$ cat flow/run.sh
#!/bin/bash
# the make line also repeats each setting of config.mk as NAME=value (left out here)
make -C /OpenROAD-flow-scripts/flow DESIGN_CONFIG=/design/flow/config.mk WORK_HOME=/design/flow/orfs CLKGATE_MAP_FILE= finish
$ cat flow/config.mk
export PLATFORM = sky130hd
export DESIGN_NAME = fp_arithmetic_sequence_generator
export DESIGN_NICKNAME = fp_arithmetic_sequence_generator
export VERILOG_FILES = /design/flow/design.v
export SDC_FILE = /design/flow/constraint.sdc
export NUM_CORES = 4
export LEC_CHECK = 0
export ABC_AREA = 1
export CAP_MARGIN = 20
export CELL_PAD_IN_SITES_DETAIL_PLACEMENT = 0
export CORE_ASPECT_RATIO = 1.27
export CORE_MARGIN = 9
export CORE_UTILIZATION = 40
export GPL_ROUTABILITY_DRIVEN = 0
export MAX_ROUTING_LAYER = met4
export PLACE_DENSITY_LB_ADDON = 0.24
export SETUP_SLACK_MARGIN = 2.83
export SLEW_MARGIN = 15
export TNS_END_PERCENT = 95
$ cat flow/constraint.sdc
create_clock -name core_clock -period 12.0 [get_ports {clk}]
set_input_delay 2.4000 -clock core_clock [delete_from_list [all_inputs] [get_ports {clk}]]
set_output_delay 2.4000 -clock core_clock [all_outputs]
set_load 0.01 [all_outputs]
$ cat flow/design.v
`timescale 1ns/1ps   
module fp_arithmetic_sequence_generator (
    input wire clk,                   
    input wire rst_n,                 
    input wire activate,              
    input wire [31:0] a1,             
    input wire [31:0] d,              
    input wire [31:0] n,              
    input wire [31:0] saddr,          
    output reg done,                  
    output reg [31:0] mem_addr,       
    output reg [31:0] mem_wdata,      
    output reg mem_write,             
    input wire mem_ready              
);
    localparam IDLE = 3'b000;        
    localparam INIT = 3'b001;        
    localparam LOAD_ADD = 3'b010;    
    localparam WAIT_ADD = 3'b011;    
    localparam MEM_WRITE = 3'b100;   
    localparam WAIT_MEM = 3'b101;    
    localparam UPDATE = 3'b110;      
    localparam FINISH = 3'b111;      
    reg [2:0] state;                 
    reg [31:0] counter;              
    reg [31:0] current_term;         
    reg [31:0] add_a, add_b;        
    reg add_start;                   
    wire [31:0] add_result;          
    wire add_done;                   
    fp_adder fp_add_inst (
        .clk(clk),
        .rst_n(rst_n),
        .a(add_a),
        .b(add_b),
        .start(add_start),
        .result(add_result),
        .done(add_done)
    );
    always @(posedge clk or negedge rst_n) begin
        if (!rst_n) begin
            state <= IDLE;
            counter <= 32'b0;
            current_term <= 32'b0;
            done <= 1'b0;
            add_start <= 1'b0;
            add_a <= 32'b0;
            add_b <= 32'b0;
            mem_addr <= 32'b0;
            mem_wdata <= 32'b0;
            mem_write <= 1'b0;
        end else begin
            add_start <= 1'b0;
            mem_write <= 1'b0;
            case (state)
                IDLE: begin
                    counter <= 32'b0;
                    done <= 1'b0;
                    if (activate) begin
                        state <= INIT;   
                    end
                end
                INIT: begin
                    current_term <= a1;          
                    counter <= 32'b0;            
                    mem_addr <= saddr;           
                    if (n == 32'b0)
                        state <= FINISH;         
                    else
                        state <= MEM_WRITE;      
                end
                LOAD_ADD: begin
                    add_a <= current_term;
                    add_b <= d;
                    add_start <= 1'b1;           
                    state <= WAIT_ADD;
                end
                WAIT_ADD: begin
                    if (add_done) begin
                        state <= MEM_WRITE;      
                    end
                end
                MEM_WRITE: begin
                    mem_wdata <= (counter == 0) ? a1 : add_result;
                    mem_write <= 1'b1;           
                    state <= WAIT_MEM;
                end
                WAIT_MEM: begin
                    if (mem_ready) begin
                        mem_addr <= mem_addr + 4;  
                        counter <= counter + 1'b1;  
                        if ((counter + 32'd1) >= n) begin
                            state <= FINISH;
                        end else if (counter == 0) begin
                            current_term <= a1;
                            state <= LOAD_ADD;   
                        end else begin
                            current_term <= add_result;
                            state <= LOAD_ADD;
                        end
                    end
                end
                FINISH: begin
                    done <= 1'b1;               
                    if (!activate) begin
                        state <= IDLE;          
                    end
                end
                default: state <= IDLE;         
            endcase
        end
    end
endmodule
module fp_adder (
    input wire clk,
    input wire rst_n,
    input wire [31:0] a,         
    input wire [31:0] b,         
    input wire start,            
    output reg [31:0] result,    
    output reg done              
);
    reg [31:0] a_reg, b_reg;    
    reg a_sign, b_sign;          
    reg [7:0] a_exp, b_exp;      
    reg [23:0] a_mant, b_mant;   
    reg [7:0] result_exp;        
    reg result_sign;             
    reg [24:0] result_mant;      
    reg [7:0] exp_diff;          
    localparam IDLE = 3'h0;       
    localparam UNPACK = 3'h1;     
    localparam ALIGN = 3'h2;      
    localparam ADD = 3'h3;        
    localparam NORMALIZE = 3'h4;  
    localparam PACK = 3'h5;       
    reg [2:0] state;
    always @(posedge clk or negedge rst_n) begin
        if (!rst_n) begin
            state <= IDLE;
            result <= 32'b0;
            done <= 1'b0;
        end else begin
            done <= 1'b0;   
            case (state)
                IDLE: begin
                    if (start) begin
                        a_reg <= a;   
                        b_reg <= b;
                        state <= UNPACK;
                    end
                end
                UNPACK: begin
                    a_sign <= a_reg[31];
                    a_exp <= a_reg[30:23];
                    a_mant <= {1'b1, a_reg[22:0]};   
                    b_sign <= b_reg[31];
                    b_exp <= b_reg[30:23];
                    b_mant <= {1'b1, b_reg[22:0]};   
                    state <= ALIGN;
                end
                ALIGN: begin
                    if (a_exp > b_exp) begin
                        exp_diff <= a_exp - b_exp;
                        b_mant <= ((a_exp - b_exp) > 24) ? 24'b0 : (b_mant >> (a_exp - b_exp));
                        result_exp <= a_exp;
                    end else begin
                        exp_diff <= b_exp - a_exp;
                        a_mant <= ((b_exp - a_exp) > 24) ? 24'b0 : (a_mant >> (b_exp - a_exp));
                        result_exp <= b_exp;
                    end
                    state <= ADD;
                end
                ADD: begin
                    if (a_sign == b_sign) begin
                        result_mant <= a_mant + b_mant;
                        result_sign <= a_sign;
                    end else begin
                        if (a_mant >= b_mant) begin
                            result_mant <= a_mant - b_mant;
                            result_sign <= a_sign;
                        end else begin
                            result_mant <= b_mant - a_mant;
                            result_sign <= b_sign;
                        end
                    end
                    state <= NORMALIZE;
                end
                NORMALIZE: begin
                    if (result_mant[24]) begin
                        result_mant <= result_mant >> 1;
                        result_exp <= result_exp + 1;
                        state <= PACK;
                    end else if (result_mant[23:0] != 0) begin
                        if (!result_mant[23]) begin
                            result_mant <= result_mant << 1;
                            result_exp <= result_exp - 1;
                        end else begin
                            state <= PACK;
                        end
                    end else begin
                        result_exp <= 8'b0;
                        state <= PACK;
                    end
                end
                PACK: begin
                    result <= {result_sign, result_exp, result_mant[22:0]};
                    done <= 1'b1;   
                    state <= IDLE;
                end
                default: state <= IDLE;   
            endcase
        end
    end
endmodule
==> qor.yml, run 1 <==
synth:
  ys_sh_adder: 0.0654
  top_area_frac: 0.235
  xor_share: 0.0410
  most_common_cell: "nand2_1"
  yosys.stat.chipArea_sq_um: 25400
  synthesis.nets: 3406
  syn-mean-instance-area_sq_um: 8.09
  muxShareOfSynthArea: 0.0283
  top_area_cell: "dfrtp_1"
  mappedNetlistArea_sq_um: 25400
  ys_top_cells_by_area: "dfrtp_1, edfxtp_1, nand2_1"
  ys_cells: 3144
  ys_sh_aoi: 0.129
  ys_seq_elements: 405
  simple_gate_share: 0.224
  netlist_instances: 3144
  flop_cell: "dfrtp_1"
  edf_count: 164
  synth_cell_types: 67
  ys_top_logic_family: "simple AND/OR/NAND/NOR gates"
  yosysWarnings: 2
  ys_seq_frac: 0.431
  async_reset_ff_frac: 0.595
  common_cells: "nand2_1, inv_1, o21ai_0"
layout:
  final_net_count: 3527
  syn_to_final_growth_pct: 15.4
  final_cell_count_no_fill: 4141
  postLayoutCoreUtil: 0.469
  fill_cells: 6303
detailed_routing:
  vias: 21900
  wirelength_microns: 79200
  antenna_left: 0
  drc: 0
  routedWlPerCell_microns: 19.1
  drt_iter0_markers: 1744
  avgViaCountPerCell: 5.28
  first_pass_iters: 6
power:
  pwr_density_cell_nw_per_um2: 140
  combPwrFrac: 0.212
  power_top_consumer: "sequential cells"
  power.leakage_nw: 13.5
  ir_drop_mv: 0.141
  power.internal_w: 0.00286
  switching_share: 0.303
  seq_power_w: 0.00196
  seqPwrFrac: 0.477
  pwr-share-clk: 0.311
  p_comb_w: 0.000868
  power_switching_w: 0.00124
  p_clk_w: 0.00127
timing:
  setup_viol: 0
  worst_pin_slew_ns: 1.07
  fin_crit_ns: 5.71
  period_used_share: 0.476
  fin_setup_tns_ns: 0
  fin_skew_ns: 0.0285
  hold_viol_final: 0
  timing.final.max_slew_violations: 0
  relSlewSlack: 0.289
  fmax_mhz: 175
  rsz0062_at_grt: "no"
critical_path:
  worstPathArrival_ns: 6.16
  crit_cells: 8
  startpoint: "mem_ready"
  end_kind: "flip-flop"
  slowest_delay_ns: 0.76
  cp_max_fo: 31
  path_cells: "clkdlybuf4s50_1 > nand2_1 > inv_2 > nor2_1 > inv_1 > a21oi_1 > inv_1 > o22ai_1"
  r2r_end: "current_term[17]$_DFFE_PN0P_"
  crit_family: "buffers and inverters"
  r2r_slack_ns: 6.96
  cp_common_cell: "inv_1"
  reg2reg_depth: 24
  setup.worst_path.class: "in -> reg"
  critPathRequiredTime_ns: 12.45
  start_kind: "input pin"
  worst-path-buf-inv: 4
  r2r-start: "counter[0]$_DFFE_PN0P_"
  crit_end: "counter[7]$_DFFE_PN0P_"
  slowest_stage: "nand2_1"
clock_tree:
  numCtsBuffers: 40
  cts_setup_buffers: 0
  cts_sinks: 405
  htreeDepth: 2
  clkLatencyLatePin_ns: 0.56
  path_clk_slew_ns: 0.06
  clock_tree.buffer_depth: 3
  cts_tree: "yes"
  hold_buffers: 0
  cts.repair.resized: 0
  clock-root-buffer: "clkbuf_16"
place:
  dp_cells: 4063
  port_buffers: 197
  dp_hpwl_microns: 60900
floorplanning:
  fp-row-count: 103
  ios: 198
  fp_util: 0.406
  die_height_microns: 302
  chip_area_sq_um: 73100
  coreArea_sq_um: 62600
  die-width_microns: 242
min_path:
  min_path_type: "reg -> reg"
  worstHoldStart: "add_start$_DFF_PN0_"
  hold-path-endpoint: "fp_add_inst.state[0]$_DFF_PN1_"
  whs_path_depth: 1
global_routing:
  track_usage: 0.217
  grt_pass1_wl_microns: 123000
  first_global_vias: 21600
  grt_overflow: 0
  grt_max_degree: 71
  antenna_found_initial: 3
outcome:
  status: "timing/DRC/antenna clean"
job:
  warning_count: 84
  drv_cap: 0
layer usage:
layer / vias up / GRT usage / wire (microns)
met5: - / - / 0
met4: 0 / 0.0836 / 3140
met3: 141 / 0.0315 / 4170
met2: 681 / 0.384 / 40500
met1: 10300 / 0.246 / 31400
li1: 10700 / - / -
stage by stage:
| step | instance area, sq um | hold WS [ns] | setup slack, ns | power [W] |
|---|---|---|---|---|
| 6_report | 29300 | 0.416 | 6.29 | 0.00410 |
| 5_1_grt | 29300 | 0.428 | 5.86 | 0.00432 |
| 4_1_cts | 29300 | 0.418 | 6.33 | 0.00414 |
| 3_5_place_dp | 28000 | 0.404 | 5.74 | 0.00285 |
| 3_3_place_gp | 28000 | 0.400 | 5.92 | 0.00284 |
| 2_1_floorplan | 25400 | 0.354 | 6.41 | 0.00241 |
cell type report:
class                           instances  area [sq um]  share of cell area
Multi-Input combinational cell       2229         12500               0.424
Sequential cell                       405         11000               0.374
Timing Repair Buffer                  217          2130              0.0727
Inverter                              372          1410              0.0480
Clock buffer                           49          1120              0.0382
Tap cell                              840          1050              0.0358
Clock inverter                         25           201             0.00686
Antenna cell                            4          10.0            0.000341
==> run 2: changes to the inputs <==
Settings changed: ABC_AREA 1 to unset, CELL_PAD_IN_SITES_DETAIL_PLACEMENT 0 to 1, CORE_ASPECT_RATIO 1.27 to 0.51, CORE_MARGIN 9 to 2, CORE_UTILIZATION 40 to 71, CTS_CLUSTER_SIZE set to 23, GPL_ROUTABILITY_DRIVEN 0 to unset, MAX_ROUTING_LAYER met4 to unset, PLACE_DENSITY_LB_ADDON 0.24 to 0.11, SETUP_SLACK_MARGIN 2.83 to unset, SLEW_MARGIN 15 to 25, TNS_END_PERCENT 95 to unset.
Clock period 12.0 ns to 8.07 ns, I/O delays scaled along.
==> qor.yml, run 2 <==
synth:
  netlist_instances: 2580
  async_reset_ff_frac: 0.595
  ys_top_logic_family: "AND-OR/OR-AND gates"
  ys_sh_adder: 0.0657
  yosysWarnings: 2
  common_cells: "dfrtp_1, nor2_1, inv_1, nand2_1, edfxtp_1"
  top_area_frac: 0.236
  ys_cells: 2580
  flop_cell: "dfrtp_1"
  syn-mean-instance-area_sq_um: 9.81
  mappedNetlistArea_sq_um: 25300
  ys_top_cells_by_area: "dfrtp_1, edfxtp_1, ha_1"
  xor_share: 0.0183
  simple_gate_share: 0.137
  top_area_cell: "dfrtp_1"
  ys_sh_aoi: 0.193
  ys_seq_frac: 0.433
  muxShareOfSynthArea: 0.102
  ys_seq_elements: 405
  synth_cell_types: 83
  most_common_cell: "dfrtp_1"
  synthesis.nets: 2842
  edf_count: 164
  yosys.stat.chipArea_sq_um: 25300
outcome:
  haltStage: "detailed placement (3_5_place_dp)"
  status: "aborted with a tool error"
  first-error: "[ERROR DPL-0033] detailed placement checks failed during check placement."
floorplanning:
  ios: 198
  fp-row-count: 49
  chip_area_sq_um: 37300
  die-width_microns: 268
  fp_util: 0.719
  coreArea_sq_um: 35200
  die_height_microns: 139
place:
  gp_congestion: 1.07
  port_buffers: 197
-- run 2: per-stage QoR --
stage,hold WS [ns],total power (W),setup slack [ns],instance area [sq um]
after floorplan,0.352,0.00273,3.75,25300
after global placement,0.401,0.00302,3.22,27500
==> run 3: changes to the inputs <==
Settings changed: CAP_MARGIN 20 to 10, CELL_PAD_IN_SITES_DETAIL_PLACEMENT 1 to 0, CELL_PAD_IN_SITES_GLOBAL_PLACEMENT set to 2, CORE_ASPECT_RATIO 0.51 to unset, CORE_MARGIN 2 to 4, CORE_UTILIZATION 71 to 28, CTS_CLUSTER_DIAMETER set to 52, CTS_CLUSTER_SIZE 23 to 49, GPL_TIMING_DRIVEN set to 0, HOLD_SLACK_MARGIN set to 0.16, MAX_ROUTING_LAYER set to met4, PLACE_DENSITY_LB_ADDON 0.11 to unset, SLEW_MARGIN 25 to 40, TNS_END_PERCENT set to 55.
Clock period 8.07 ns to 7.91 ns, I/O delays scaled along.
==> qor.yml, run 3 <==
synth:
  xor_share: 0.0183
  ys_cells: 2580
  ys_seq_frac: 0.433
  mappedNetlistArea_sq_um: 25300
  ys_sh_adder: 0.0657
  syn-mean-instance-area_sq_um: 9.81
  yosys.stat.chipArea_sq_um: 25300
  yosysWarnings: 2
  ys_seq_elements: 405
  netlist_instances: 2580
  flop_cell: "dfrtp_1"
  ys_top_cells_by_area: "dfrtp_1, edfxtp_1, ha_1"
  most_common_cell: "dfrtp_1"
  ys_sh_aoi: 0.193
  edf_count: 164
  ys_top_logic_family: "AND-OR/OR-AND gates"
  synth_cell_types: 83
  async_reset_ff_frac: 0.595
  muxShareOfSynthArea: 0.102
  synthesis.nets: 2842
  top_area_cell: "dfrtp_1"
  simple_gate_share: 0.137
  top_area_frac: 0.236
  common_cells: "dfrtp_1, nor2_1, inv_1, nand2_1, edfxtp_1"
min_path:
  worstHoldStart: "fp_add_inst.state[4]$_DFF_PN0_"
  min_path_type: "reg -> reg"
  whs_path_depth: 0
  hold-path-endpoint: "fp_add_inst.done$_DFF_PN0_"
layout:
  mi_logic_area_sq_um: 13100
  final_net_count: 3102
  final_cell_area_sq_um: 30900
  fill_cells: 9170
  syn_to_final_growth_pct: 21.9
  seq_area_sq_um: 11000
power:
  pwr_density_cell_nw_per_um2: 180
  seq_power_w: 0.00249
  switching_share: 0.268
  ir_drop_mv: 0.180
  power.leakage_nw: 12.9
  power.internal_w: 0.00407
  p_comb_w: 0.000590
  power_switching_w: 0.00149
  seqPwrFrac: 0.447
  combPwrFrac: 0.106
  power_top_consumer: "sequential cells"
  p_clk_w: 0.00249
  power_w: 0.00557
  pwr-share-clk: 0.447
place:
  port_buffers: 197
  placed_area_sq_um: 29000
  dp_hpwl_microns: 83000
  gp_congestion: 0.903
  post-place-ws_ns: 1.67
floorplanning:
  die_height_microns: 309
  ios: 198
  chip_area_sq_um: 95300
  coreArea_sq_um: 89900
  die-width_microns: 309
  fp-row-count: 110
  fp_util: 0.282
clock_tree:
  hold_buffers: 0
  cts_sinks: 405
  clock-root-buffer: "clkbuf_16"
  clkLatencyLatePin_ns: 0.63
  path_clk_slew_ns: 0.06
  numCtsBuffers: 52
  cts.repair.resized: 0
  htreeDepth: 2
  clock_tree.buffer_depth: 3
  cts_tree: "yes"
  cts_setup_buffers: 0
detailed_routing:
  wirelength_microns: 104000
  drt_iter0_markers: 1465
  routedWlPerCell_microns: 25.5
  avgViaCountPerCell: 5.33
  vias: 21700
  antenna_left: 0
  first_pass_iters: 5
  drc: 0
critical_path:
  crit_family: "simple AND/OR/NAND/NOR gates"
  r2r_end: "current_term[24]$_DFFE_PN0P_"
  worstPathArrival_ns: 6.70
  critPathRequiredTime_ns: 8.36
  start_kind: "flip-flop"
  slowest_stage: "a21boi_1"
  crit_end: "current_term[24]$_DFFE_PN0P_"
  r2r_slack_ns: 1.67
  startpoint: "counter[2]$_DFFE_PN0P_"
  r2r-start: "counter[2]$_DFFE_PN0P_"
  path_cells: "clkbuf_1 > nand2_1 > nor4_1 > and3_1 > clkbuf_1 > nand4_1 > nor2_1 > and3_1 > xor2_1 > ha_1 > a21o_1 > a21o_1 > a21o_1 > nor2_1 > a21boi_1 > clkbuf_1 > a221oi_1"
  cp_max_fo: 10
  slowest_delay_ns: 0.74
  worst-path-buf-inv: 3
  reg2reg_depth: 17
  setup.worst_path.class: "reg -> reg"
  crit_cells: 17
  end_kind: "flip-flop"
timing:
  fin_skew_ns: 0.0245
  hold_viol_final: 0
  setup_ws_ns: 1.67
  fmax_mhz: 160
  rsz0062_at_grt: "no"
  worst_pin_slew_ns: 0.908
  fin_crit_ns: 6.24
  period_used_share: 0.789
  relSlewSlack: 0.387
  setup_viol: 0
  timing.final.max_slew_violations: 0
  holdWs_ns: 0.392
job:
  warning_count: 84
  drv_cap: 0
global_routing:
  track_usage: 0.220
  grt_pass1_wl_microns: 152000
  grt_overflow: 0
  grt_max_degree: 74
  first_global_vias: 22100
  antenna_found_initial: 13
outcome:
  status: "timing/DRC/antenna clean"
==> run 3: layout make-up <==
| type | count | area share |
|---|---|---|
| buffer | 162 | 0.0208 |
| clock inverter | 40 | 0.0139 |
| antenna | 10 | 0.000811 |
| sequential | 405 | 0.355 |
| tap | 1176 | 0.0477 |
| inverter | 172 | 0.0209 |
| clock buffer | 56 | 0.0451 |
| multi-input combinational | 1841 | 0.426 |
| timing repair buffer | 206 | 0.0699 |
==> run 3: metrics by stage <==
step	instances	util	setup TNS [ns]
after floorplan	2580	-	0
after global placement	3953	0.320	-2519.20
after detailed placement	3962	0.323	0
after CTS	4058	0.343	0
after global routing	4068	0.343	0
final	4068	0.343	0
==> run 3: routing by layer <==
metal / share of wire / wire (microns) / GRT usage / up-vias
li1: - / - / - / 10100
met1: 0.46 / 47900 / 0.295 / 10800
met2: 0.45 / 46200 / 0.335 / 607
met3: 0.061 / 6290 / 0.0437 / 131
met4: 0.031 / 3270 / 0.0680 / 0
met5: 0 / 0 / - / -
==> run 4: changes to the inputs <==
Settings changed: CAP_MARGIN 10 to 20, CELL_PAD_IN_SITES_DETAIL_PLACEMENT 0 to unset, CELL_PAD_IN_SITES_GLOBAL_PLACEMENT 2 to unset, CORE_MARGIN 4 to 2, CORE_UTILIZATION 28 to 40, CTS_CLUSTER_DIAMETER 52 to unset, CTS_CLUSTER_SIZE 49 to unset, GPL_TIMING_DRIVEN 0 to unset, HOLD_SLACK_MARGIN 0.16 to unset, MAX_ROUTING_LAYER met4 to unset, SLEW_MARGIN 40 to 20, TNS_END_PERCENT 55 to unset.
Clock period 7.91 ns to 3.81 ns, I/O delays scaled along.
==> qor.yml, run 4 <==
synth:
  ys_sh_aoi: 0.193
  ys_cells: 2580
  edf_count: 164
  simple_gate_share: 0.137
  yosys.stat.chipArea_sq_um: 25300
  netlist_instances: 2580
  most_common_cell: "dfrtp_1"
  synth_cell_types: 83
  yosysWarnings: 2
  ys_seq_elements: 405
  top_area_frac: 0.236
  flop_cell: "dfrtp_1"
  mappedNetlistArea_sq_um: 25300
  ys_seq_frac: 0.433
  syn-mean-instance-area_sq_um: 9.81
  async_reset_ff_frac: 0.595
  synthesis.nets: 2842
  ys_top_cells_by_area: "dfrtp_1, edfxtp_1, ha_1"
  xor_share: 0.0183
  common_cells: "dfrtp_1, nor2_1, inv_1, nand2_1, edfxtp_1"
  ys_top_logic_family: "AND-OR/OR-AND gates"
  top_area_cell: "dfrtp_1"
  muxShareOfSynthArea: 0.102
  ys_sh_adder: 0.0657
floorplanning:
  fp-row-count: 92
  chip_area_sq_um: 65300
  die-width_microns: 256
  die_height_microns: 256
  ios: 198
  coreArea_sq_um: 62900
  fp_util: 0.403
critical_path:
  cp_common_cell: "buf_6"
  worst-path-buf-inv: 5
  crit_cells: 20
  crit_family: "simple AND/OR/NAND/NOR gates"
  path_cells: "ha_2 > nand4_1 > or3_4 > nor2_4 > nand3_4 > buf_6 > nor2_4 > nand2_2 > xnor2_2 > ha_1 > buf_4 > a21o_1 > a21oi_2 > o2111ai_2 > o21bai_4 > buf_6 > a21boi_4 > buf_6 > buf_12 > a221oi_1"
  r2r_slack_ns: -0.08
  reg2reg_depth: 20
  setup.worst_path.class: "reg -> reg"
  cp_max_fo: 14
  startpoint: "counter[1]$_DFFE_PN0P_"
  crit_end: "current_term[12]$_DFFE_PN0P_"
  r2r-start: "counter[1]$_DFFE_PN0P_"
  start_kind: "flip-flop"
  worstPathArrival_ns: 4.35
  end_kind: "flip-flop"
  r2r_end: "current_term[12]$_DFFE_PN0P_"
  slowest_delay_ns: 0.39
  slowest_stage: "dfrtp_1"
  critPathRequiredTime_ns: 4.27
power:
  switching_share: 0.249
  power_top_consumer: "sequential cells"
  ir_drop_mv: 0.314
  power.leakage_nw: 13.8
  combPwrFrac: 0.117
  pwr_density_cell_nw_per_um2: 345
  pwr-share-clk: 0.412
  power.internal_w: 0.00826
  p_comb_w: 0.00129
  p_clk_w: 0.00454
  seq_power_w: 0.00518
  power_switching_w: 0.00275
  seqPwrFrac: 0.471
  power_w: 0.0110
clock_tree:
  htreeDepth: 2
  cts_sinks: 405
  path_clk_slew_ns: 0.06
  numCtsBuffers: 45
  clock-root-buffer: "clkbuf_16"
  clock_tree.buffer_depth: 3
  cts_tree: "yes"
  clkLatencyLatePin_ns: 0.60
timing:
  setup_ws_ns: -0.0792
  fin_skew_ns: 0.0199
  holdWs_ns: 0.0693
  fmax_mhz: 257
  worst_pin_slew_ns: 0.917
  timing.final.max_slew_violations: 0
  relSlewSlack: 0.389
  fin_crit_ns: 3.89
  rsz0062_at_grt: "yes"
  setup_viol: 32
  fin_setup_tns_ns: -1.58
  hold_viol_final: 0
  period_used_share: 1.02
layout:
  syn_to_final_growth_pct: 26.1
  final_cell_area_sq_um: 31900
  postLayoutCoreUtil: 0.508
  fill_cells: 5764
  final_net_count: 3161
global_routing:
  first_global_vias: 21500
  grt_max_degree: 145
  antenna_found_initial: 4
  track_usage: 0.265
  grt_pass1_wl_microns: 135000
  grt_overflow: 0
detailed_routing:
  avgViaCountPerCell: 5.90
  antenna_left: 0
  drt_iter0_markers: 2186
  vias: 22400
  drc: 0
  first_pass_iters: 7
  wirelength_microns: 89900
  routedWlPerCell_microns: 23.7
min_path:
  min_path_type: "in -> async"
place:
  port_buffers: 197
  placed_area_sq_um: 29600
  dp_hpwl_microns: 67500
  gp_congestion: 0.977
job:
  drv_cap: 0
  warning_count: 89
outcome:
  status: "complete, but fails checks"
  violations: "setup timing"
==> run 4: what timing repair did <==
item	4_1_cts	5_1_grt
hold buffers	0	0
resized	24	94
gates cloned	1	5
endpoints found under the setup margin	38	76
buffers inserted	7	11
pin swaps	12	31
==> run 4: layer usage <==
metal	routed length [microns]	vias up	global-route usage
li1	-	10200	-
met1	40900	11100	0.392
met5	13	-	0
met3	7430	140	0.0554
met2	39200	920	0.391
met4	2330	2	0.0697
==> run 4: stage by stage <==
stage                     setup WS, ns  std cells
final                          -0.0792       3786
after global routing            -0.255       3784
after CTS                     -0.00236       3767
after detailed placement        -0.156       3675
after global placement          -0.160       3675
after floorplan                0.00889       2580
==> run 4: area by class of cell <==
cell class | instances | area, sq um | area share
repair buffers | 434 | 4040 | 0.126
flip-flops and latches | 405 | 11000 | 0.343
inverters | 172 | 646 | 0.0202
clock buffers | 52 | 1180 | 0.0370
diodes | 4 | 10.0 | 0.000313
clock inverters | 32 | 342 | 0.0107
multi-input cells | 1841 | 13700 | 0.429
well taps | 846 | 1060 | 0.0331
==> run 5: changes to the inputs <==
Settings changed: CORE_UTILIZATION 40 to 70, CTS_CLUSTER_DIAMETER set to 32, CTS_CLUSTER_SIZE set to 14, SETUP_SLACK_MARGIN set to 0.73.
Clock period 3.81 ns to 4.34 ns, I/O delays scaled along.
==> qor.yml, run 5 <==
clock_tree:
  htreeDepth: 3
  numCtsBuffers: 78
  cts_sinks: 405
  clock-root-buffer: "clkbuf_16"
  clock_tree.buffer_depth: 3
synth:
  top_area_frac: 0.236
  flop_cell: "dfrtp_1"
  ys_top_logic_family: "AND-OR/OR-AND gates"
  async_reset_ff_frac: 0.595
  most_common_cell: "dfrtp_1"
  mappedNetlistArea_sq_um: 25300
  xor_share: 0.0183
  yosysWarnings: 2
  top_area_cell: "dfrtp_1"
  ys_sh_adder: 0.0657
  edf_count: 164
  syn-mean-instance-area_sq_um: 9.81
  ys_top_cells_by_area: "dfrtp_1, edfxtp_1, ha_1"
  synthesis.nets: 2842
  simple_gate_share: 0.137
  common_cells: "dfrtp_1, nor2_1, inv_1, nand2_1, edfxtp_1"
  ys_cells: 2580
  muxShareOfSynthArea: 0.102
  yosys.stat.chipArea_sq_um: 25300
  synth_cell_types: 83
  netlist_instances: 2580
  ys_seq_frac: 0.433
  ys_sh_aoi: 0.193
  ys_seq_elements: 405
floorplanning:
  die_height_microns: 194
  die-width_microns: 194
  fp-row-count: 69
  coreArea_sq_um: 35600
  ios: 198
  chip_area_sq_um: 37700
  fp_util: 0.712
global_routing:
  track_usage: 0.783
  grt_overflow: 112
outcome:
  status: "aborted with a tool error"
  haltStage: "global routing (5_1_grt)"
  first-error: "[ERROR GRT-0232] Routing congestion too high. Check the congestion heatmap in the GUI."
place:
  dp_cells: 3162
  dp_hpwl_microns: 62000
  post-place-ws_ns: -0.0127
  gp_congestion: 1.06
  port_buffers: 197
## run 5: what timing repair did
item,in CTS
gates cloned,4
hold buffers,0
setup endpoints to repair,106
buffers inserted,48
resized,145
pin swaps,19
## run 5: through the flow
step,cell area [sq um],hold WS [ns],total power (W),setup TNS [ns]
detailed placement,28100,0.405,0.00570,-0.0127
floorplan,25500,0.352,0.00508,0
global placement,28100,0.404,0.00559,0
CTS,32000,0.0728,0.0124,0
## run 5: layer usage
metal  overflow  track usage
met5          0        0.391
met4         64        0.760
met3          3        0.648
met2         43        0.920
met1          2        0.796
==> run 6: changes to the inputs <==
Settings changed: ABC_AREA set to 1, CELL_PAD_IN_SITES_DETAIL_PLACEMENT set to 0, CELL_PAD_IN_SITES_GLOBAL_PLACEMENT set to 0, CORE_UTILIZATION 70 to 72, CTS_CLUSTER_DIAMETER 32 to 127, CTS_CLUSTER_SIZE 14 to 49, HOLD_SLACK_MARGIN set to -0.1, MAX_ROUTING_LAYER set to met5, PLACE_DENSITY set to 0.76, SETUP_SLACK_MARGIN 0.73 to 1.01, SLEW_MARGIN 20 to 10.
Clock period 4.34 ns to 3.47 ns, I/O delays scaled along.
==> qor.yml, run 6 <==
synth:
  syn-mean-instance-area_sq_um: 8.09
  edf_count: 164
  yosysWarnings: 2
  ys_top_cells_by_area: "dfrtp_1, edfxtp_1, nand2_1"
  ys_sh_adder: 0.0654
  ys_sh_aoi: 0.129
  xor_share: 0.0410
  muxShareOfSynthArea: 0.0283
  netlist_instances: 3144
  ys_cells: 3144
  mappedNetlistArea_sq_um: 25400
  ys_seq_frac: 0.431
  simple_gate_share: 0.224
  yosys.stat.chipArea_sq_um: 25400
  common_cells: "nand2_1, inv_1, o21ai_0"
  flop_cell: "dfrtp_1"
  top_area_cell: "dfrtp_1"
  ys_top_logic_family: "simple AND/OR/NAND/NOR gates"
  most_common_cell: "nand2_1"
  async_reset_ff_frac: 0.595
  synth_cell_types: 67
  top_area_frac: 0.235
  ys_seq_elements: 405
  synthesis.nets: 3406
place:
  dp_hpwl_microns: 62100
  gp_congestion: 1.06
  port_buffers: 197
  post-place-ws_ns: -0.283
floorplanning:
  fp-row-count: 68
  fp_util: 0.735
  die-width_microns: 192
  chip_area_sq_um: 36900
  coreArea_sq_um: 34600
  ios: 198
  die_height_microns: 192
clock_tree:
  clock_tree.buffer_depth: 3
  cts_sinks: 405
  htreeDepth: 1
  numCtsBuffers: 13
  clock-root-buffer: "clkbuf_16"
outcome:
  haltStage: "global routing (5_1_grt)"
  status: "aborted with a tool error"
  first-error: "[ERROR GRT-0232] Routing congestion too high. Check the congestion heatmap in the GUI."
global_routing:
  track_usage: 0.760
  grt_overflow: 25
run 6: what timing repair did:
| item | in CTS |
|---|---|
| setup endpoints to repair | 199 |
| hold buffers | 1 |
| gates resized | 504 |
| setup buffers | 129 |
| pin swaps | 180 |
| cloned | 12 |
| hold endpoints to repair | 1 |
run 6: per-stage QoR:
step | cells | area [sq um] | util | hold WS, ns | setup TNS (ns)
floorplan | 3144 | 25900 | - | 0.354 | 0
global placement | 3740 | 28400 | 0.819 | 0.369 | -0.0201
detailed placement | 3740 | 28400 | 0.819 | 0.387 | -8.13
CTS | 3903 | 32100 | 0.928 | 0.340 | -1.54
run 6: per-layer routing:
metal / track usage / overflow
met1: 0.773 / 0
met2: 0.921 / 6
met3: 0.608 / 3
met4: 0.736 / 16
met5: 0.268 / 0
==> run 7: changes to the inputs <==
Settings changed: CELL_PAD_IN_SITES_DETAIL_PLACEMENT 0 to 2, CELL_PAD_IN_SITES_GLOBAL_PLACEMENT 0 to unset, CORE_MARGIN 2 to 5, CORE_UTILIZATION 72 to 40, CTS_CLUSTER_DIAMETER 127 to unset, CTS_CLUSTER_SIZE 49 to unset, GPL_ROUTABILITY_DRIVEN set to 0, HOLD_SLACK_MARGIN -0.1 to unset, MAX_ROUTING_LAYER met5 to met4, PLACE_DENSITY 0.76 to unset, PLACE_DENSITY_LB_ADDON set to 0.25, SETUP_SLACK_MARGIN 1.01 to 2.83, SLEW_MARGIN 10 to 15, TNS_END_PERCENT set to 90.
Clock period 3.47 ns to 12.0 ns, I/O delays scaled along.
==> qor.yml, run 7 <==
place:
  post-place-ws_ns: 5.62
  placed_area_sq_um: 28000
  port_buffers: 197
  dp_hpwl_microns: 102000
synth:
  syn-mean-instance-area_sq_um: 8.09
  ys_top_logic_family: "simple AND/OR/NAND/NOR gates"
  yosys.stat.chipArea_sq_um: 25400
  muxShareOfSynthArea: 0.0283
  ys_cells: 3144
  flop_cell: "dfrtp_1"
  ys_top_cells_by_area: "dfrtp_1, edfxtp_1, nand2_1"
  netlist_instances: 3144
  async_reset_ff_frac: 0.595
  common_cells: "nand2_1, inv_1, o21ai_0"
  synthesis.nets: 3406
  ys_seq_frac: 0.431
  synth_cell_types: 67
  yosysWarnings: 2
  xor_share: 0.0410
  ys_sh_adder: 0.0654
  ys_seq_elements: 405
  most_common_cell: "nand2_1"
  ys_sh_aoi: 0.129
  mappedNetlistArea_sq_um: 25400
  edf_count: 164
  simple_gate_share: 0.224
  top_area_cell: "dfrtp_1"
  top_area_frac: 0.235
clock_tree:
  cts_sinks: 405
  htreeDepth: 2
  hold_buffers: 0
  numCtsBuffers: 46
  cts_setup_buffers: 0
  cts.repair.resized: 0
  clock_tree.buffer_depth: 3
  clock-root-buffer: "clkbuf_16"
floorplanning:
  die_height_microns: 262
  coreArea_sq_um: 63100
  ios: 198
  fp_util: 0.403
  fp-row-count: 92
  chip_area_sq_um: 68700
  die-width_microns: 262
outcome:
  haltStage: "global routing (5_1_grt)"
  status: "aborted with a tool error"
[run 7: per-stage QoR]
step / total power [W] / std cells
2_1_floorplan: 0.00241 / 3144
3_3_place_gp: 0.00282 / 4070
3_5_place_dp: 0.00310 / 4071
4_1_cts: 0.00485 / 4156
==> run 8: changes to the inputs <==
Settings changed: ABC_AREA 1 to unset, CELL_PAD_IN_SITES_DETAIL_PLACEMENT 2 to unset, CORE_MARGIN 5 to 2, CORE_UTILIZATION 40 to 72, CTS_CLUSTER_DIAMETER set to 345, CTS_CLUSTER_SIZE set to 13, GPL_ROUTABILITY_DRIVEN 0 to unset, HOLD_SLACK_MARGIN set to -0.08, MAX_ROUTING_LAYER met4 to unset, PLACE_DENSITY_LB_ADDON 0.25 to unset, SETUP_SLACK_MARGIN 2.83 to unset, SLEW_MARGIN 15 to 20, TNS_END_PERCENT 90 to unset.
Clock period 12.0 ns to 6.62 ns, I/O delays scaled along.
==> qor.yml, run 8 <==
clock_tree:
  clkLatencyLatePin_ns: 0.58
  path_clk_slew_ns: 0.07
  hold_buffers: 0
  numCtsBuffers: 37
  cts_sinks: 405
  cts_tree: "yes"
  clock-root-buffer: "clkbuf_16"
  clock_tree.buffer_depth: 3
  cts_setup_buffers: 0
  htreeDepth: 2
  cts.repair.resized: 0
floorplanning:
  die_height_microns: 192
  die-width_microns: 192
  fp-row-count: 68
  coreArea_sq_um: 34500
  ios: 198
  chip_area_sq_um: 36700
  fp_util: 0.733
power:
  ir_drop_mv: 0.256
  power_switching_w: 0.00161
  power_top_consumer: "sequential cells"
  p_clk_w: 0.00209
  power_w: 0.00588
  power.leakage_nw: 12.3
  power.internal_w: 0.00427
  seqPwrFrac: 0.515
  p_comb_w: 0.000760
  pwr-share-clk: 0.356
  seq_power_w: 0.00303
  switching_share: 0.273
  pwr_density_cell_nw_per_um2: 206
  combPwrFrac: 0.129
global_routing:
  first_global_vias: 23600
  track_usage: 0.504
  antenna_found_initial: 5
  grt_overflow: 0
  grt_max_degree: 76
  grt_pass1_wl_microns: 140000
synth:
  async_reset_ff_frac: 0.595
  synthesis.nets: 2842
  ys_seq_elements: 405
  yosys.stat.chipArea_sq_um: 25300
  xor_share: 0.0183
  common_cells: "dfrtp_1, nor2_1, inv_1, nand2_1, edfxtp_1"
  edf_count: 164
  netlist_instances: 2580
  ys_sh_aoi: 0.193
  top_area_cell: "dfrtp_1"
  muxShareOfSynthArea: 0.102
  ys_top_logic_family: "AND-OR/OR-AND gates"
  syn-mean-instance-area_sq_um: 9.81
  ys_seq_frac: 0.433
  most_common_cell: "dfrtp_1"
  ys_sh_adder: 0.0657
  mappedNetlistArea_sq_um: 25300
  yosysWarnings: 2
  flop_cell: "dfrtp_1"
  synth_cell_types: 83
  simple_gate_share: 0.137
  top_area_frac: 0.236
  ys_cells: 2580
  ys_top_cells_by_area: "dfrtp_1, edfxtp_1, ha_1"
detailed_routing:
  wirelength_microns: 91900
  routedWlPerCell_microns: 29.0
  drt_iter0_markers: 4480
  antenna_left: 0
  vias: 24200
  first_pass_iters: 12
  drc: 0
  avgViaCountPerCell: 7.64
timing:
  setup_viol: 0
  fin_crit_ns: 5.34
  relSlewSlack: 0.231
  fin_setup_tns_ns: 0
  hold_viol_final: 0
  timing.final.max_slew_violations: 0
  worst_pin_slew_ns: 1.15
  fmax_mhz: 187
  rsz0062_at_grt: "no"
  fin_skew_ns: 0.0443
  period_used_share: 0.806
layout:
  final_net_count: 2943
  postLayoutCoreUtil: 0.828
  syn_to_final_growth_pct: 13.0
critical_path:
  cp_common_cell: "a21o_1"
  crit_family: "simple AND/OR/NAND/NOR gates"
  worstPathArrival_ns: 5.74
  r2r-start: "counter[3]$_DFFE_PN0P_"
  end_kind: "flip-flop"
  path_cells: "nand2_1 > nor4_1 > and3_1 > nand4_1 > nor2_1 > and3_1 > xor2_1 > ha_1 > a21o_1 > a21o_1 > a21o_1 > nor2_1 > buf_4 > a21boi_2 > buf_4 > a221oi_1"
  critPathRequiredTime_ns: 7.02
  startpoint: "counter[3]$_DFFE_PN0P_"
  r2r_end: "current_term[15]$_DFFE_PN0P_"
  cp_max_fo: 33
  reg2reg_depth: 16
  r2r_slack_ns: 1.28
  slowest_delay_ns: 0.77
  setup.worst_path.class: "reg -> reg"
  start_kind: "flip-flop"
  crit_end: "current_term[15]$_DFFE_PN0P_"
  slowest_stage: "nor4_1"
  worst-path-buf-inv: 2
  crit_cells: 16
job:
  warning_count: 87
  drv_cap: 0
place:
  gp_congestion: 1.09
  port_buffers: 197
  dp_hpwl_microns: 62600
min_path:
  min_path_type: "reg -> reg"
  whs_path_depth: 0
  hold-path-endpoint: "fp_add_inst.a_reg[24]$_DFFE_PP_"
  worstHoldStart: "add_a[24]$_DFFE_PN0P_"
outcome:
  status: "timing/DRC/antenna clean"
run 8: cell type report:
cell class	count	area (sq um)
Antenna cell	2	5.00
Timing Repair Buffer	224	2180
Inverter	172	646
Clock inverter	4	78.8
Fill cell	1833	5940
Multi-Input combinational cell	1841	13100
Clock buffer	64	1030
Tap cell	455	569
Sequential cell	405	11000
run 8: metal layers:
metal	vias up	routed length (microns)	GRT usage
li1	9779	-	-
met1	11300	31000	0.626
met2	2379	40300	0.779
met3	683	13100	0.156
met4	12	7390	0.297
met5	-	117	0
run 8: through the flow:
step                setup slack [ns]  hold WS (ns)  area [sq um]  std cells
CTS                             1.47         0.417         28600       3165
global placement                1.90         0.408         27500       3097
floorplan                       2.30         0.352         25300       2580
detailed placement              1.54         0.422         27500       3097
global route                    1.03         0.436         28600       3166
finish                          1.28         0.422         28600       3167
==> run 9: changes to the inputs <==
Settings changed: ABC_AREA set to 1, CELL_PAD_IN_SITES_DETAIL_PLACEMENT set to 0, CELL_PAD_IN_SITES_GLOBAL_PLACEMENT set to 0, CTS_CLUSTER_DIAMETER 345 to 127, CTS_CLUSTER_SIZE 13 to 49, HOLD_SLACK_MARGIN -0.08 to 0.29, MAX_ROUTING_LAYER set to met5, PLACE_DENSITY set to 0.76, SETUP_SLACK_MARGIN set to 0.94, SLEW_MARGIN 20 to 30.
Clock period 6.62 ns to 3.15 ns, I/O delays scaled along.
==> qor.yml, run 9 <==
synth:
  ys_top_logic_family: "simple AND/OR/NAND/NOR gates"
  synth_cell_types: 67
  syn-mean-instance-area_sq_um: 8.09
  yosysWarnings: 2
  simple_gate_share: 0.224
  top_area_cell: "dfrtp_1"
  ys_seq_elements: 405
  synthesis.nets: 3406
  ys_sh_adder: 0.0654
  edf_count: 164
  common_cells: "nand2_1, inv_1, o21ai_0"
  ys_seq_frac: 0.431
  most_common_cell: "nand2_1"
  async_reset_ff_frac: 0.595
  ys_sh_aoi: 0.129
  ys_cells: 3144
  top_area_frac: 0.235
  yosys.stat.chipArea_sq_um: 25400
  ys_top_cells_by_area: "dfrtp_1, edfxtp_1, nand2_1"
  netlist_instances: 3144
  flop_cell: "dfrtp_1"
  mappedNetlistArea_sq_um: 25400
  xor_share: 0.0410
  muxShareOfSynthArea: 0.0283
floorplanning:
  ios: 198
  fp_util: 0.735
  chip_area_sq_um: 36900
  die_height_microns: 192
  coreArea_sq_um: 34600
  die-width_microns: 192
  fp-row-count: 68
clock_tree:
  clock_tree.buffer_depth: 3
  numCtsBuffers: 12
  cts_sinks: 405
  clock-root-buffer: "clkbuf_16"
  htreeDepth: 1
outcome:
  haltStage: "global routing (5_1_grt)"
  status: "aborted with a tool error"
  first-error: "[ERROR DPL-0038] Utilization greater than 100%, impossible to legalize"
place:
  port_buffers: 197
  gp_congestion: 1.12
  dp_hpwl_microns: 60800
  post-place-ws_ns: -0.507
## run 9: metrics by stage
stage,instances,area [sq um]
global placement,3792,28800
floorplan,3144,25900
detailed placement,3792,28800
CTS,3871,31400
## run 9: timing repair
item / in CTS
endpoints found under the hold margin: 18
cloned: 8
pin swaps: 121
endpoints found under the setup margin: 249
buffers inserted: 50
hold buffers: 1
gates resized: 386
==> run 10: changes to the inputs <==
Settings changed: ABC_AREA 1 to unset, CELL_PAD_IN_SITES_DETAIL_PLACEMENT 0 to unset, CELL_PAD_IN_SITES_GLOBAL_PLACEMENT 0 to unset, CORE_UTILIZATION 72 to 40, CTS_CLUSTER_DIAMETER 127 to unset, CTS_CLUSTER_SIZE 49 to unset, HOLD_SLACK_MARGIN 0.29 to unset, MAX_ROUTING_LAYER met5 to unset, PLACE_DENSITY 0.76 to unset, SETUP_SLACK_MARGIN 0.94 to 0.71, SLEW_MARGIN 30 to 20.
Clock period 3.15 ns to 5.32 ns, I/O delays scaled along.
==> qor.yml, run 10 <==
outcome:
  status: "timing/DRC/antenna clean"
power:
  seqPwrFrac: 0.491
  p_clk_w: 0.00295
  switching_share: 0.257
  power_switching_w: 0.00193
  power_w: 0.00751
  p_comb_w: 0.000870
  power.internal_w: 0.00559
  pwr-share-clk: 0.393
  pwr_density_cell_nw_per_um2: 252
  combPwrFrac: 0.116
  power.leakage_nw: 12.7
  power_top_consumer: "sequential cells"
  ir_drop_mv: 0.197
  seq_power_w: 0.00369
layout:
  postLayoutCoreUtil: 0.474
  final_net_count: 2999
  fill_cells: 5877
  syn_to_final_growth_pct: 17.7
  final_cell_area_sq_um: 29800
clock_tree:
  clock-root-buffer: "clkbuf_16"
  clock_tree.buffer_depth: 3
  path_clk_slew_ns: 0.06
  cts_setup_buffers: 0
  cts_sinks: 405
  htreeDepth: 2
  clkLatencyLatePin_ns: 0.59
  numCtsBuffers: 44
  cts_tree: "yes"
floorplanning:
  fp-row-count: 92
  chip_area_sq_um: 65300
  fp_util: 0.403
  die_height_microns: 256
  coreArea_sq_um: 62900
  die-width_microns: 256
  ios: 198
synth:
  netlist_instances: 2580
  ys_seq_frac: 0.433
  synth_cell_types: 83
  most_common_cell: "dfrtp_1"
  synthesis.nets: 2842
  ys_sh_adder: 0.0657
  ys_cells: 2580
  ys_top_logic_family: "AND-OR/OR-AND gates"
  async_reset_ff_frac: 0.595
  common_cells: "dfrtp_1, nor2_1, inv_1, nand2_1, edfxtp_1"
  ys_sh_aoi: 0.193
  top_area_cell: "dfrtp_1"
  simple_gate_share: 0.137
  ys_seq_elements: 405
  yosysWarnings: 2
  flop_cell: "dfrtp_1"
  syn-mean-instance-area_sq_um: 9.81
  top_area_frac: 0.236
  ys_top_cells_by_area: "dfrtp_1, edfxtp_1, ha_1"
  muxShareOfSynthArea: 0.102
  mappedNetlistArea_sq_um: 25300
  edf_count: 164
  yosys.stat.chipArea_sq_um: 25300
  xor_share: 0.0183
detailed_routing:
  antenna_left: 0
  drt_iter0_markers: 1937
  drc: 0
  vias: 21800
  wirelength_microns: 86000
  first_pass_iters: 5
  avgViaCountPerCell: 6.02
  routedWlPerCell_microns: 23.8
critical_path:
  r2r_end: "fp_add_inst.result_mant[1]$_DFFE_PP_"
  reg2reg_depth: 14
  slowest_delay_ns: 0.61
  r2r_slack_ns: 0.91
  end_kind: "flip-flop"
  critPathRequiredTime_ns: 5.63
  crit_end: "fp_add_inst.result_mant[1]$_DFFE_PP_"
  worst-path-buf-inv: 4
  path_cells: "inv_1 > ha_1 > nand2_1 > nor4_1 > o311ai_0 > and3_1 > o211a_1 > nor2_2 > buf_4 > buf_4 > nand2_1 > a311oi_1 > buf_4 > a21oi_1"
  start_kind: "flip-flop"
  cp_common_cell: "buf_4"
  worstPathArrival_ns: 4.72
  crit_cells: 14
  cp_max_fo: 12
  slowest_stage: "edfxtp_1"
  r2r-start: "fp_add_inst.b_mant[10]$_DFFE_PP_"
  startpoint: "fp_add_inst.b_mant[10]$_DFFE_PP_"
  setup.worst_path.class: "reg -> reg"
  crit_family: "AND-OR/OR-AND gates"
global_routing:
  grt_pass1_wl_microns: 133000
  grt_max_degree: 75
  track_usage: 0.258
  antenna_found_initial: 7
  grt_overflow: 0
  first_global_vias: 21500
place:
  port_buffers: 197
  dp_hpwl_microns: 64100
  placed_area_sq_um: 28300
  gp_congestion: 0.988
timing:
  worst_pin_slew_ns: 1.01
  fmax_mhz: 227
  timing.final.max_slew_violations: 0
  relSlewSlack: 0.328
  fin_crit_ns: 4.41
  fin_setup_tns_ns: 0
  hold_viol_final: 0
  period_used_share: 0.829
  fin_skew_ns: 0.0159
  setup_viol: 0
  rsz0062_at_grt: "no"
job:
  drv_cap: 0
  warning_count: 84
min_path:
  min_path_type: "in -> async"
-- run 10: metal layers --
metal	share of wire	GRT usage
met5	0.00058	0
met4	0.022	0.0661
met3	0.072	0.0376
met2	0.46	0.414
met1	0.44	0.368
-- run 10: area by class of cell --
type	count	area [sq um]	area share
clock buffer	54	1180	0.0396
antenna	1	2.50	0.0000840
timing repair buffer	273	2550	0.0856
inverter	172	646	0.0217
tap	846	1060	0.0355
sequential	405	11000	0.368
multi-input combinational	1841	13200	0.444
clock inverter	26	176	0.00592
-- run 10: repair_timing --
item / CTS / global route
cloned: 0 / 0
endpoints found under the setup margin: 28 / 43
hold buffers: 0 / 0
gates resized: 1 / 18
pin swaps: 0 / 0
-- run 10: stage by stage --
step	worst slack [ns]	hold slack, ns	instances
after global placement	0.903	0.392	3537
after global routing	0.727	0.425	3618
after detailed placement	0.670	0.405	3537
after floorplan	1.00	0.352	2580
after CTS	0.718	0.419	3617
final	0.909	0.411	3618
==> run 11: changes to the inputs <==
Settings changed: CORE_MARGIN 2 to 10, SETUP_SLACK_MARGIN 0.71 to unset, SLEW_MARGIN 20 to 15.
Clock period 5.32 ns to 12.0 ns, I/O delays scaled along.
==> qor.yml, run 11 <==
critical_path:
  critPathRequiredTime_ns: 12.44
  slowest_stage: "nor4_1"
  startpoint: "counter[2]$_DFFE_PN0P_"
  worst-path-buf-inv: 2
  r2r_end: "current_term[7]$_DFFE_PN0P_"
  crit_cells: 16
  r2r_slack_ns: 6.80
  crit_family: "simple AND/OR/NAND/NOR gates"
  worstPathArrival_ns: 5.64
  reg2reg_depth: 16
  path_cells: "nand2_1 > nor4_1 > and3_1 > nand4_1 > nor2_1 > and3_1 > xor2_1 > ha_1 > a21o_1 > a21o_1 > a21o_1 > nor2_2 > buf_4 > a21boi_2 > buf_4 > a221oi_1"
  crit_end: "current_term[7]$_DFFE_PN0P_"
  cp_common_cell: "a21o_1"
  r2r-start: "counter[2]$_DFFE_PN0P_"
  end_kind: "flip-flop"
  slowest_delay_ns: 0.72
  start_kind: "flip-flop"
  setup.worst_path.class: "reg -> reg"
  cp_max_fo: 33
clock_tree:
  cts.repair.resized: 0
  numCtsBuffers: 45
  hold_buffers: 0
  clock-root-buffer: "clkbuf_16"
  clkLatencyLatePin_ns: 0.62
  cts_sinks: 405
  cts_tree: "yes"
  cts_setup_buffers: 0
  clock_tree.buffer_depth: 3
  htreeDepth: 2
  path_clk_slew_ns: 0.06
synth:
  yosysWarnings: 2
  most_common_cell: "dfrtp_1"
  ys_sh_aoi: 0.193
  edf_count: 164
  yosys.stat.chipArea_sq_um: 25300
  ys_seq_frac: 0.433
  common_cells: "dfrtp_1, nor2_1, inv_1, nand2_1, edfxtp_1"
  ys_top_logic_family: "AND-OR/OR-AND gates"
  top_area_frac: 0.236
  top_area_cell: "dfrtp_1"
  async_reset_ff_frac: 0.595
  netlist_instances: 2580
  ys_cells: 2580
  ys_seq_elements: 405
  syn-mean-instance-area_sq_um: 9.81
  synthesis.nets: 2842
  muxShareOfSynthArea: 0.102
  xor_share: 0.0183
  ys_top_cells_by_area: "dfrtp_1, edfxtp_1, ha_1"
  mappedNetlistArea_sq_um: 25300
  simple_gate_share: 0.137
  synth_cell_types: 83
  ys_sh_adder: 0.0657
  flop_cell: "dfrtp_1"
place:
  port_buffers: 197
  dp_cells: 3492
  post-place-ws_ns: 6.64
  dp_hpwl_microns: 63600
  placed_area_sq_um: 28000
  gp_congestion: 0.973
layout:
  final_cell_area_sq_um: 29600
  fill_cells: 5950
  final_cell_count_no_fill: 3579
  final_net_count: 2956
  syn_to_final_growth_pct: 16.8
detailed_routing:
  drt_iter0_markers: 2067
  avgViaCountPerCell: 6.01
  first_pass_iters: 6
  wirelength_microns: 84800
  drc: 0
  routedWlPerCell_microns: 23.7
  vias: 21500
  antenna_left: 0
power:
  combPwrFrac: 0.111
  switching_share: 0.250
  power.internal_w: 0.00259
  pwr_density_cell_nw_per_um2: 117
  power_top_consumer: "sequential cells"
  power_switching_w: 0.000865
  p_clk_w: 0.00143
  power.leakage_nw: 12.5
  ir_drop_mv: 0.102
  power_w: 0.00345
  pwr-share-clk: 0.415
  seq_power_w: 0.00163
  seqPwrFrac: 0.474
  p_comb_w: 0.000383
floorplanning:
  die_height_microns: 272
  fp-row-count: 92
  coreArea_sq_um: 62900
  ios: 198
  chip_area_sq_um: 73800
  die-width_microns: 272
  fp_util: 0.403
timing:
  period_used_share: 0.433
  timing.final.max_slew_violations: 0
  fmax_mhz: 192
  relSlewSlack: 0.236
  hold_viol_final: 0
  fin_setup_tns_ns: 0
  fin_skew_ns: 0.0510
  rsz0062_at_grt: "no"
  worst_pin_slew_ns: 1.14
  fin_crit_ns: 5.20
  setup_viol: 0
  setup_ws_ns: 6.80
job:
  drv_cap: 0
  warning_count: 84
outcome:
  status: "timing/DRC/antenna clean"
min_path:
  worstHoldStart: "fp_add_inst.a_reg[28]$_DFFE_PP_"
  whs_path_depth: 0
  min_path_type: "reg -> reg"
  hold-path-endpoint: "fp_add_inst.a_exp[5]$_DFFE_PP_"
global_routing:
  antenna_found_initial: 7
  grt_pass1_wl_microns: 131000
  track_usage: 0.223
  first_global_vias: 21100
  grt_overflow: 0
  grt_max_degree: 72
==> run 11: metal layers <==
| metal | routed length [microns] | track usage | vias up |
|---|---|---|---|
| met5 | 62 | 0 | - |
| met4 | 2150 | 0.0659 | 10 |
| met3 | 6560 | 0.0468 | 134 |
| met2 | 39200 | 0.357 | 865 |
| met1 | 36800 | 0.300 | 10700 |
| li1 | - | - | 9837 |
==> run 11: layout make-up <==
class,instances,area (sq um),area share
repair buffers,229,2220,0.0752
inverters,172,646,0.0218
flip-flops and latches,405,11000,0.371
clock inverters,19,246,0.00834
multi-input cells,1841,13100,0.444
diodes,2,5.00,0.000169
clock buffers,65,1280,0.0433
well taps,846,1060,0.0358
==> run 11: stage by stage <==
step                hold slack [ns]   util
floorplan                     0.352      -
global placement              0.402  0.446
detailed placement            0.405  0.446
CTS                           0.417  0.470
global route                  0.417  0.470
finish                        0.416  0.470
==> run 12: changes to the inputs <==
Settings changed: CAP_MARGIN 20 to 0, CELL_PAD_IN_SITES_DETAIL_PLACEMENT set to 2, CELL_PAD_IN_SITES_GLOBAL_PLACEMENT set to 2, CORE_MARGIN 10 to 7, CTS_CLUSTER_DIAMETER set to 351, GPL_ROUTABILITY_DRIVEN set to 0, MIN_ROUTING_LAYER set to met1, SLEW_MARGIN 15 to 30, TNS_END_PERCENT set to 70.
==> qor.yml, run 12 <==
clock_tree:
  numCtsBuffers: 47
  cts.repair.resized: 0
  htreeDepth: 2
  clock_tree.buffer_depth: 3
  path_clk_slew_ns: 0.06
  clock-root-buffer: "clkbuf_16"
  cts_setup_buffers: 0
  cts_tree: "yes"
  clkLatencyLatePin_ns: 0.60
  hold_buffers: 0
  cts_sinks: 405
power:
  seq_power_w: 0.00165
  ir_drop_mv: 0.104
  pwr_density_cell_nw_per_um2: 123
  power_switching_w: 0.000928
  p_clk_w: 0.00161
  switching_share: 0.254
  power_top_consumer: "sequential cells"
  p_comb_w: 0.000397
  power.leakage_nw: 12.6
  power.internal_w: 0.00273
  pwr-share-clk: 0.440
  power_w: 0.00366
  seqPwrFrac: 0.451
  combPwrFrac: 0.109
critical_path:
  r2r-start: "counter[0]$_DFFE_PN0P_"
  path_cells: "ha_1 > nand4_1 > or3_1 > nor2_1 > nand3_1 > nor4_1 > nand4_1 > xnor2_1 > ha_1 > a21o_1 > a21o_1 > nor2_2 > buf_4 > a21boi_2 > buf_4 > a221oi_1"
  cp_max_fo: 33
  r2r_slack_ns: 6.63
  start_kind: "flip-flop"
  crit_end: "current_term[4]$_DFFE_PN0P_"
  r2r_end: "current_term[4]$_DFFE_PN0P_"
  slowest_delay_ns: 0.65
  setup.worst_path.class: "reg -> reg"
  worstPathArrival_ns: 5.83
  crit_family: "simple AND/OR/NAND/NOR gates"
  crit_cells: 16
  startpoint: "counter[0]$_DFFE_PN0P_"
  reg2reg_depth: 16
  slowest_stage: "nor4_1"
  worst-path-buf-inv: 2
  critPathRequiredTime_ns: 12.45
  end_kind: "flip-flop"
detailed_routing:
  avgViaCountPerCell: 6.09
  wirelength_microns: 99900
  routedWlPerCell_microns: 27.8
  vias: 21900
  first_pass_iters: 5
  drt_iter0_markers: 1390
  antenna_left: 0
  drc: 0
global_routing:
  grt_overflow: 0
  grt_pass1_wl_microns: 152000
  antenna_found_initial: 12
  first_global_vias: 24100
  track_usage: 0.275
  grt_max_degree: 72
timing:
  fmax_mhz: 186
  timing.final.max_slew_violations: 0
  fin_crit_ns: 5.37
  relSlewSlack: 0.319
  fin_skew_ns: 0.0171
  rsz0062_at_grt: "no"
  period_used_share: 0.448
  fin_setup_tns_ns: 0
  worst_pin_slew_ns: 1.01
  setup_viol: 0
  hold_viol_final: 0
layout:
  fill_cells: 6621
  seq_area_sq_um: 11000
  final_net_count: 2960
  mi_logic_area_sq_um: 13200
  syn_to_final_growth_pct: 17.6
synth:
  ys_sh_adder: 0.0657
  muxShareOfSynthArea: 0.102
  simple_gate_share: 0.137
  ys_top_cells_by_area: "dfrtp_1, edfxtp_1, ha_1"
  top_area_cell: "dfrtp_1"
  syn-mean-instance-area_sq_um: 9.81
  async_reset_ff_frac: 0.595
  top_area_frac: 0.236
  ys_seq_frac: 0.433
  mappedNetlistArea_sq_um: 25300
  ys_cells: 2580
  synthesis.nets: 2842
  ys_seq_elements: 405
  synth_cell_types: 83
  ys_top_logic_family: "AND-OR/OR-AND gates"
  ys_sh_aoi: 0.193
  xor_share: 0.0183
  flop_cell: "dfrtp_1"
  yosysWarnings: 2
  yosys.stat.chipArea_sq_um: 25300
  edf_count: 164
  netlist_instances: 2580
  common_cells: "dfrtp_1, nor2_1, inv_1, nand2_1, edfxtp_1"
  most_common_cell: "dfrtp_1"
floorplanning:
  coreArea_sq_um: 62900
  die-width_microns: 266
  die_height_microns: 266
  chip_area_sq_um: 70500
  fp_util: 0.403
  ios: 198
  fp-row-count: 92
outcome:
  status: "timing/DRC/antenna clean"
job:
  drv_cap: 0
  warning_count: 86
min_path:
  whs_path_depth: 0
  worstHoldStart: "fp_add_inst.b_reg[23]$_DFFE_PP_"
  hold-path-endpoint: "fp_add_inst.b_exp[0]$_DFFE_PP_"
  min_path_type: "reg -> reg"
place:
  dp_hpwl_microns: 73800
  port_buffers: 197
run 12: per-stage QoR:
stage	instances	cell area, sq um	worst slack (ns)	hold slack [ns]	util
floorplan	2580	25300	7.37	0.352	-
global placement	3495	28000	6.55	0.401	0.446
detailed placement	3495	28100	6.47	0.406	0.446
CTS	3583	29800	6.68	0.420	0.473
global route	3585	29800	6.25	0.426	0.474
finish	3590	29800	6.63	0.419	0.474
run 12: metal layers:
| metal | part of all wire | global-route usage | wire length [microns] | vias up |
|---|---|---|---|---|
| met5 | 0.00046 | 0 | 46 | - |
| met4 | 0.032 | 0.0837 | 3190 | 8 |
| met3 | 0.049 | 0.0443 | 4870 | 167 |
| met2 | 0.49 | 0.468 | 48500 | 573 |
| met1 | 0.43 | 0.359 | 43300 | 11300 |
| li1 | - | - | - | 9812 |
run 12: cell type report:
class                      count  share of cell area
multi-input combinational   1841               0.442
sequential                   405               0.368
timing repair buffer         231              0.0751
clock buffer                  57              0.0418
tap                          846              0.0355
inverter                     172              0.0217
clock inverter                31              0.0154
antenna                        7            0.000588
==> run 13: changes to the inputs <==
Settings changed: ABC_AREA set to 1, CAP_MARGIN 0 to 20, CELL_PAD_IN_SITES_DETAIL_PLACEMENT 2 to unset, CELL_PAD_IN_SITES_GLOBAL_PLACEMENT 2 to unset, CORE_MARGIN 7 to 2, CORE_UTILIZATION 40 to 72, CTS_CLUSTER_DIAMETER 351 to 214, CTS_CLUSTER_SIZE set to 49, GPL_ROUTABILITY_DRIVEN 0 to unset, HOLD_SLACK_MARGIN set to 0.29, MIN_ROUTING_LAYER met1 to unset, SETUP_SLACK_MARGIN set to 0.87, SLEW_MARGIN 30 to 20, TNS_END_PERCENT 70 to unset.
Clock period 12.0 ns to 3.0 ns, I/O delays scaled along.
==> qor.yml, run 13 <==
synth:
  yosysWarnings: 2
  top_area_cell: "dfrtp_1"
  mappedNetlistArea_sq_um: 25400
  ys_cells: 3144
  xor_share: 0.0410
  yosys.stat.chipArea_sq_um: 25400
  ys_sh_adder: 0.0654
  netlist_instances: 3144
  top_area_frac: 0.235
  ys_sh_aoi: 0.129
  ys_seq_frac: 0.431
  synthesis.nets: 3406
  synth_cell_types: 67
  simple_gate_share: 0.224
  edf_count: 164
  async_reset_ff_frac: 0.595
  most_common_cell: "nand2_1"
  muxShareOfSynthArea: 0.0283
  syn-mean-instance-area_sq_um: 8.09
  ys_top_cells_by_area: "dfrtp_1, edfxtp_1, nand2_1"
  ys_top_logic_family: "simple AND/OR/NAND/NOR gates"
  flop_cell: "dfrtp_1"
  ys_seq_elements: 405
  common_cells: "nand2_1, inv_1, o21ai_0"
floorplanning:
  chip_area_sq_um: 36900
  die-width_microns: 192
  ios: 198
  coreArea_sq_um: 34600
  die_height_microns: 192
  fp-row-count: 68
  fp_util: 0.735
place:
  post-place-ws_ns: -0.853
  placed_area_sq_um: 29200
  dp_cells: 3831
  dp_hpwl_microns: 63000
  gp_congestion: 1.05
  port_buffers: 197
outcome:
  status: "aborted with a tool error"
  haltStage: "global routing (5_1_grt)"
  first-error: "[ERROR GRT-0116] Global routing finished with congestion. Check the congestion regions in the DRC Viewer."
global_routing:
  grt_overflow: 407
  track_usage: 0.834
clock_tree:
  clock-root-buffer: "clkbuf_16"
  htreeDepth: 1
  clock_tree.buffer_depth: 3
  cts_sinks: 405
  numCtsBuffers: 12
==> run 13: what timing repair did <==
action	in CTS
endpoints found under the setup margin	288
gates resized	571
gates cloned	19
pin swaps	181
buffers inserted	144
hold buffers	2
hold endpoints to repair	4
==> run 13: routing by layer <==
layer	GRT usage	GRT overflow
met5	0.489	5
met4	0.841	141
met3	0.713	22
met2	0.973	217
met1	0.821	22
==> run 13: metrics by stage <==
stage          TNS [ns]  total power (W)  hold WS (ns)
2_1_floorplan     -6.19          0.00969         0.304
3_3_place_gp     -18.31           0.0113         0.375
3_5_place_dp     -32.13           0.0117         0.373
4_1_cts          -19.10           0.0143         0.302
No activity file was given, so power comes from the tool's default toggle rates.
